==> job 1921: inputs <==
==> flow/design.v <==
`timescale 1ns/1ps
module dut #(
    parameter int DATAW = 16
)(
    input  wire                 clk,
    input  wire                 rst_n,
    input  wire                 in_valid,
    output wire                 in_ready,
    input  wire signed [DATAW-1:0] in_data,
    output reg                  out_valid,
    input  wire                 out_ready,
    output reg signed [2*DATAW-1:0] out_data
);
    assign in_ready = rst_n && (!out_valid || out_ready);
    always @(posedge clk or negedge rst_n) begin
        if (!rst_n) begin
            out_valid <= 1'b0;
            out_data  <= '0;
        end else begin
            if (in_valid && in_ready) begin
                out_data  <= in_data * in_data;  
                out_valid <= 1'b1;
            end else if (out_valid && out_ready) begin
                out_valid <= 1'b0;
            end
        end
    end
endmodule
==> flow/run.sh <==
#!/bin/bash
# the make line also repeats each setting of config.mk as NAME=value (left out here)
make -C /OpenROAD-flow-scripts/flow DESIGN_CONFIG=/design/flow/config.mk WORK_HOME=/design/flow/orfs CLKGATE_MAP_FILE= finish
==> flow/config.mk <==
export PLATFORM = sky130hd
export DESIGN_NAME = dut
export DESIGN_NICKNAME = dut
export VERILOG_FILES = /design/flow/design.v
export SDC_FILE = /design/flow/constraint.sdc
export NUM_CORES = 4
export LEC_CHECK = 0
export CAP_MARGIN = 20
export CORE_MARGIN = 2
export CORE_UTILIZATION = 72
export CTS_CLUSTER_DIAMETER = 80
export CTS_CLUSTER_SIZE = 47
export SETUP_SLACK_MARGIN = 0.86
export SLEW_MARGIN = 20
==> flow/constraint.sdc <==
create_clock -name core_clock -period 3.47 [get_ports {clk}]
set_input_delay 0.6940 -clock core_clock [delete_from_list [all_inputs] [get_ports {clk}]]
set_output_delay 0.6940 -clock core_clock [all_outputs]
set_load 0.01 [all_outputs]
==> inputs of job 7508, as changes to job 1921 <==
Settings changed: CAP_MARGIN 20 to 5, CELL_PAD_IN_SITES_DETAIL_PLACEMENT set to 2, CELL_PAD_IN_SITES_GLOBAL_PLACEMENT set to 3, CORE_MARGIN 2 to 7, CORE_UTILIZATION 72 to 40, CTS_CLUSTER_DIAMETER 80 to not set, CTS_CLUSTER_SIZE 47 to not set, PLACE_DENSITY set to 0.6, SETUP_SLACK_MARGIN 0.86 to not set.
==> flow/constraint.sdc (replaced) <==
create_clock -name core_clock -period 4.27 [get_ports {clk}]
set_input_delay 0.8540 -clock core_clock [delete_from_list [all_inputs] [get_ports {clk}]]
set_output_delay 0.8540 -clock core_clock [all_outputs]
set_load 0.01 [all_outputs]
==> CHANGELOG.md <==
### Changed

- Die X: 123.5 um
- Status: did not finish
- Dpl cell area: 0.01315 mm2
- Post-DP HPWL: 28670 um
- Stopped at: clock tree synthesis (4_1_cts)
- Error message: [ERROR DPL-0038] Utilization greater than 100%, impossible to legalize
- Row cnt: 43
[end of results for job 1921]
==> CHANGELOG.md <==
### Changed

- Status: did not finish
- Stopped at: clock tree synthesis (4_1_cts)
- Error message: [ERROR DPL-0033] detailed placement checks failed during check placement.
- Die X: 174.4 um
- Core area: 0.02518 mm2
- Post-DP HPWL: 34680 um
- EDFF count, synth: 0
- Row cnt: 58
[end of results for job 7508]

==> run X: inputs <==
Starts from the design.v that is shown in full above.
make LEC_CHECK=0 CAP_MARGIN=20 CELL_PAD_IN_SITES_GLOBAL_PLACEMENT=0 CORE_ASPECT_RATIO=0.5 CORE_MARGIN=10 CORE_UTILIZATION=40 CTS_CLUSTER_DIAMETER=336 CTS_CLUSTER_SIZE=98 PLACE_DENSITY=0.42 SETUP_SLACK_MARGIN=-0.66 SLEW_MARGIN=20 TNS_END_PERCENT=15 finish   # period 7.5 ns
run.sh (not shown) runs the stock make flow with config.mk's settings and CLKGATE_MAP_FILE=.
==> run C (differences from run X) <==
- CELL_PAD_IN_SITES_GLOBAL_PLACEMENT: 0 -> unset
- CORE_ASPECT_RATIO: 0.5 -> unset
- CORE_MARGIN: 10 -> 2
- CORE_UTILIZATION: 40 -> 56
- CTS_CLUSTER_DIAMETER: 336 -> unset
- CTS_CLUSTER_SIZE: 98 -> unset
- PLACE_DENSITY: 0.42 -> 0.6
- SETUP_SLACK_MARGIN: -0.66 -> unset
- SLEW_MARGIN: 20 -> 40
- TNS_END_PERCENT: 15 -> unset
==> run H (differences from run X) <==
- CELL_PAD_IN_SITES_GLOBAL_PLACEMENT: 0 -> unset
- CORE_ASPECT_RATIO: 0.5 -> unset
- CORE_MARGIN: 10 -> 2
- CORE_UTILIZATION: 40 -> 72
- CTS_CLUSTER_DIAMETER: 336 -> unset
- CTS_CLUSTER_SIZE: 98 -> unset
- PLACE_DENSITY: 0.42 -> 0.6
- SETUP_SLACK_MARGIN: -0.66 -> unset
- TNS_END_PERCENT: 15 -> 5
==> flow/constraint.sdc (replaced) <==
create_clock -name core_clock -period 5.52 [get_ports {clk}]
set_input_delay 1.1040 -clock core_clock [delete_from_list [all_inputs] [get_ports {clk}]]
set_output_delay 1.1040 -clock core_clock [all_outputs]
set_load 0.01 [all_outputs]
==> results <==
Of run X and run C, run C has the higher global-route usage (gap 9.4 points). Final area: run X is larger than run C (about 2.2%). Of run X and run C, run C has the higher clock skew (gap 2.2 ps). Run H aborted during 4_1_cts, error DPL-0033. Run X ran to the end with no violations. Run C went through all stages and came out clean. Of run X and run C, run X has the higher final cell count (gap about 8%, measured against run C).
==> figures <==
|  | run H | run C | run X |
|---|---|---|---|
| Transition time at the pin with the least slew margin | - | 576 ps | 931 ps |
| Most utilized layer in the global route result | - | met2 | met2 |
| Met1 global-route usage | - | 32.9% | 20.8% |
| Outcome | stopped before the end | finished clean | finished clean |
| Last stage reached | 4_1_cts | - | - |
| Setup Total Neg Slack | - | 0 ps | 0 ps |
| Critical path destination | - | out_data[30] | out_data[26] |
| Critical path required time | - | 7650 ps | 7640 ps |
| CTS Sinks | - | 32 | 32 |
| Clock buffer and inverter area fraction after layout | - | 1.23% | 1.35% |
| Row cnt | 43 | 49 | 41 |

==> inputs of lagoon <==
Starts from the design.v that is shown in full above.
export LEC_CHECK = 0
export CAP_MARGIN = 20
export CORE_MARGIN = 2
export CORE_UTILIZATION = 72
export CTS_CLUSTER_DIAMETER = 80
export CTS_CLUSTER_SIZE = 42
export SETUP_SLACK_MARGIN = 0.84
export SLEW_MARGIN = 20
create_clock -name core_clock -period 3.47 [get_ports {clk}]
==> harbor: changes against lagoon <==
--- a/flow/config.mk
+++ b/flow/config.mk
@@ -10,5 +10,5 @@
 export CORE_UTILIZATION = 72
-export CTS_CLUSTER_DIAMETER = 80
-export CTS_CLUSTER_SIZE = 42
-export SETUP_SLACK_MARGIN = 0.84
+export CTS_CLUSTER_SIZE = 22
+export PLACE_DENSITY_LB_ADDON = 0.27
+export SETUP_SLACK_MARGIN = -0.15
 export SLEW_MARGIN = 20
==> flow/constraint.sdc (replaced) <==
create_clock -name core_clock -period 6.26 [get_ports {clk}]
set_input_delay 1.2520 -clock core_clock [delete_from_list [all_inputs] [get_ports {clk}]]
set_output_delay 1.2520 -clock core_clock [all_outputs]
set_load 0.01 [all_outputs]
==> results <==
metric	harbor	lagoon
Result of the run	aborted with a tool error	aborted with a tool error
Stage where the flow stopped	global routing (5_1_grt)	clock tree synthesis (4_1_cts)
Total die size	15300 um2	15300 um2
Count of instantiated cells in the yosys netlist	1138	1138
Most frequent cell after synthesis	sky130_fd_sc_hd__inv_1	sky130_fd_sc_hd__inv_1
Distinct cell type count after synthesis	56	56
Die span in x	124 um	124 um
Prevailing post-synth register cell	sky130_fd_sc_hd__dfrtp_1	sky130_fd_sc_hd__dfrtp_1
Height of the die	124 um	124 um
DPL Wire Length	25.0 mm	28.7 mm
Portion of synthesized cell area occupied by the leading cell type	45.3%	45.3%
Complex-gate fraction of the synthesized area	7.97%	7.97%
Number of placed instances with taps included	1524	1552
Number of input and output port buffers inserted	52	52
Share of flip-flops with an asynchronous set or reset after synthesis	100%	100%
Placed cell area	12400 um2	13100 um2
Post-synthesis adder-cell area fraction	56.2%	56.2%
Ys flops	32	32
Share of synthesized area spent on multiplexers	0.0973%	0.0973%
Final weighted congestion of routability-driven global placement	0.932	0.980
Mean instance size in the synthesized netlist	9.04 um2	9.04 um2
Standard cell core area	13900 um2	13900 um2
Setup WS pre-CTS	-1070 ps	-3320 ps

==> inputs of v13 <==
RTL: the design.v shown in full above, as it stands there.
==> flow/config.mk <==
export PLATFORM = sky130hd
export DESIGN_NAME = dut
export DESIGN_NICKNAME = dut
export VERILOG_FILES = /design/flow/design.v
export SDC_FILE = /design/flow/constraint.sdc
export NUM_CORES = 4
export LEC_CHECK = 0
export CAP_MARGIN = 20
export CORE_MARGIN = 2
export CORE_UTILIZATION = 72
export CTS_CLUSTER_DIAMETER = 80
export SLEW_MARGIN = 20
==> flow/constraint.sdc <==
create_clock -name core_clock -period 3.47 [get_ports {clk}]
set_input_delay 0.6940 -clock core_clock [delete_from_list [all_inputs] [get_ports {clk}]]
set_output_delay 0.6940 -clock core_clock [all_outputs]
set_load 0.01 [all_outputs]
==> inputs of v15, as changes to v13 <==
- CELL_PAD_IN_SITES_GLOBAL_PLACEMENT: not set -> 3
- CORE_UTILIZATION: 72 -> 40
- CTS_CLUSTER_DIAMETER: 80 -> 336
- CTS_CLUSTER_SIZE: not set -> 41
- PLACE_DENSITY: not set -> 0.57
- SETUP_SLACK_MARGIN: not set -> -0.66
==> flow/constraint.sdc (replaced) <==
create_clock -name core_clock -period 7.5 [get_ports {clk}]
set_input_delay 1.5000 -clock core_clock [delete_from_list [all_inputs] [get_ports {clk}]]
set_output_delay 1.5000 -clock core_clock [all_outputs]
set_load 0.01 [all_outputs]
==> inputs of v29, as changes to v13 <==
- CORE_UTILIZATION: 72 -> 19
- CTS_CLUSTER_DIAMETER: 80 -> not set
- GPL_ROUTABILITY_DRIVEN: not set -> 0
- GPL_TIMING_DRIVEN: not set -> 0
==> flow/constraint.sdc (replaced) <==
create_clock -name core_clock -period 7.5 [get_ports {clk}]
set_input_delay 1.5000 -clock core_clock [delete_from_list [all_inputs] [get_ports {clk}]]
set_output_delay 1.5000 -clock core_clock [all_outputs]
set_load 0.01 [all_outputs]
==> comparison <==
v29 passed the timing, design-rule and antenna checks. v15 completed with no timing, DRC or antenna violations. v13 ended with an error in clock tree synthesis (4_1_cts). Between v29 and v15, the lower sequential share of layout area is in v15 (gap 0.074 points). In v29 the cell count is larger than in v15, by about 18%. Of v15 and v29, v29 has the higher worst setup slack (gap 16 ps). Of v15 and v29, v29 has the higher register-to-register slack (gap 160 ps). Of v15 and v29, v15 has the higher global-route usage (gap 10 points). Against v29, the non-clock buffer count of v15 is higher by 72. Of v15 and v29, v29 has the higher clock-buffer cell count (gap 1). In v29 the first-iteration DRC count is higher than in v15, by about 24%.
==> figures <==
quantity                                                                        v29                             v13                         v15
Status                                                     timing/DRC/antenna clean                  did not finish    timing/DRC/antenna clean
Last stage reached                                                                -  clock tree synthesis (4_1_cts)                           -
M1 WL                                                                       11.1 mm                               -                     10.5 mm
Area of the die                                                        56,000 sq um                    15,300 sq um                27,000 sq um
Floorplan core density                                                        19.2%                           73.8%                       40.9%
Buffer share of cell area                                                     6.02%                               -                       11.8%
Hold worst-path end                                                     out_data[4]                               -                 out_data[4]
Sequential cell area                                                      801 sq um                               -                   801 sq um
Worst slew slack as a fraction of its limit                                   61.9%                               -                       38.4%
TritonCTS Buffers                                                                 5                               -                           5
Overall die height                                                      237 microns                     124 microns                 164 microns
Clock buffers and inverters, area share                                       1.52%                               -                       1.10%
Root Buffer Master                                       sky130_fd_sc_hd__clkbuf_16                               -  sky130_fd_sc_hd__clkbuf_16
Antenna violations before repair                                                  3                               -                           0
PnR worst setup slack                                                        242 ps                               -                      226 ps
Cell repeated most along the worst path                       sky130_fd_sc_hd__fa_1                               -       sky130_fd_sc_hd__fa_1
Port bufs                                                                        50                              52                          52
Clock sink total                                                                 32                               -                          32
Layout Skew                                                                 6.77 ps                               -                     3.17 ps

==> build 18: inputs <==
// dut: RTL as listed in full above, without the edits since
Settings: LEC_CHECK=0, CAP_MARGIN=20, CORE_MARGIN=2, CORE_UTILIZATION=19, CTS_CLUSTER_DIAMETER=87, GPL_ROUTABILITY_DRIVEN=0, GPL_TIMING_DRIVEN=0, PLACE_DENSITY_LB_ADDON=0.11, SLEW_MARGIN=5; clock period 7.5 ns.
==> inputs of trial 76, as changes to build 18 <==
CELL_PAD_IN_SITES_GLOBAL_PLACEMENT = 0   (was unset)
CORE_UTILIZATION = 70   (was 19)
CTS_CLUSTER_DIAMETER = 336   (was 87)
CTS_CLUSTER_SIZE = 98   (was unset)
GPL_ROUTABILITY_DRIVEN = unset   (was 0)
GPL_TIMING_DRIVEN = unset   (was 0)
PLACE_DENSITY_LB_ADDON = 0.3   (was 0.11)
SETUP_SLACK_MARGIN = -0.66   (was unset)
SLEW_MARGIN = 20   (was 5)
TNS_END_PERCENT = 15   (was unset)
==> run_results.csv <==
group,metric,value,unit
status,status,"timing/DRC/antenna clean",
detailed_routing,first_iter_violations,369,
final_layout,num-nonclk-buffers,119,
final_layout,n_clock_buffer,6,
floorplanning,chipArea,0.0157,mm^2
sta,fmax,0.136,GHz
floorplanning,core,0.0144,mm^2
floorplanning,n_tap_cell,184,
final_layout,comb_share,0.698,
The numbers above come from trial 76.

==> run_results.csv <==
group,metric,value,unit
floorplanning,n_tap_cell,696,
floorplanning,core,0.0537,mm^2
status,status,"timing/DRC/antenna clean",
setup_path,start_kind,"input port",
sta,fmax,0.137,GHz
floorplanning,chipArea,0.0560,mm^2
setup_path,reg2reg_depth,6,
final_layout,num-nonclk-buffers,92,
final_layout,comb_share,0.682,
The numbers above come from build 18.


==> inputs of v25 <==
Starts from the design.v that is shown in full above.
Settings: LEC_CHECK=0, CAP_MARGIN=20, CORE_MARGIN=2, CORE_UTILIZATION=40, PLACE_DENSITY=0.6, SLEW_MARGIN=20; clock period 7.5 ns.
==> inputs of v12, as changes to v25 <==
CORE_UTILIZATION = 68   (was 40)
==> flow/constraint.sdc (replaced) <==
create_clock -name core_clock -period 6.47 [get_ports {clk}]
set_input_delay 1.2940 -clock core_clock [delete_from_list [all_inputs] [get_ports {clk}]]
set_output_delay 1.2940 -clock core_clock [all_outputs]
set_load 0.01 [all_outputs]
==> inputs of v37, as changes to v25 <==
CORE_UTILIZATION = 72   (was 40)
PLACE_DENSITY = unset   (was 0.6)
PLACE_DENSITY_LB_ADDON = 0.27   (was unset)
==> flow/constraint.sdc (replaced) <==
create_clock -name core_clock -period 7.0 [get_ports {clk}]
set_input_delay 1.4000 -clock core_clock [delete_from_list [all_inputs] [get_ports {clk}]]
set_output_delay 1.4000 -clock core_clock [all_outputs]
set_load 0.01 [all_outputs]
==> results.py <==
# Physical implementation metrics
metrics = {
    "critical_path": {
        "cp.buffers_inverters": 5,
        "worst_path_largest_cell_delay_ns": 0.61,
        "cp.depth": 20,
        "worstSetupStartpoint": "in_data[8]",
    },
    "die": {
        "n_tap_cell": 184,
    },
    "timing": {
        "setup_viol": 20,
        "finalWorstSetupSlack_ns": -0.856,
    },
    "routing": {
        "drt_iter0_drc": 1411,
    },
    "grt": {
        "pin_count_of_the_biggest_net_entering_global_routing": 44,
    },
    "status": {
        "run_status": "finished with violations",
        "checkFailReasons": "negative setup slack",
    },
}
That was v12.
==> results.py <==
# Physical implementation metrics
metrics = {
    "critical_path": {
        "cp.depth": 22,
        "worstSetupStartpoint": "in_data[11]",
        "worst_path_largest_cell_delay_ns": 0.64,
        "worst_setup_path_start_kind": "input port",
        "cp.buffers_inverters": 8,
    },
    "placed_design": {
        "globalplace.congestion": 0.960,
    },
    "timing": {
        "finalWorstSetupSlack_ns": -0.299,
        "setup_viol": 9,
    },
    "status": {
        "run_status": "finished with violations",
        "checkFailReasons": "negative setup slack",
    },
    "layout": {
        "final_nets": 1676,
        "final_non_filler_cell_area_mm2": 0.0128,
    },
    "die": {
        "placementRows": 43,
    },
    "routing": {
        "drt_iter0_drc": 1198,
    },
    "grt": {
        "pin_count_of_the_biggest_net_entering_global_routing": 57,
    },
}
That was v37.
==> results.py <==
# Physical implementation metrics
metrics = {
    "timing": {
        "setup_viol": 0,
        "finalWorstSetupSlack_ns": 0.305,
    },
    "critical_path": {
        "worstSetupStartpoint": "in_data[12]",
        "cp.depth": 21,
        "worst_path_largest_cell_delay_ns": 0.62,
        "cp.buffers_inverters": 5,
    },
    "die": {
        "n_tap_cell": 330,
    },
    "status": {
        "run_status": "timing/DRC/antenna clean",
    },
    "grt": {
        "pin_count_of_the_biggest_net_entering_global_routing": 57,
    },
}
That was v25.
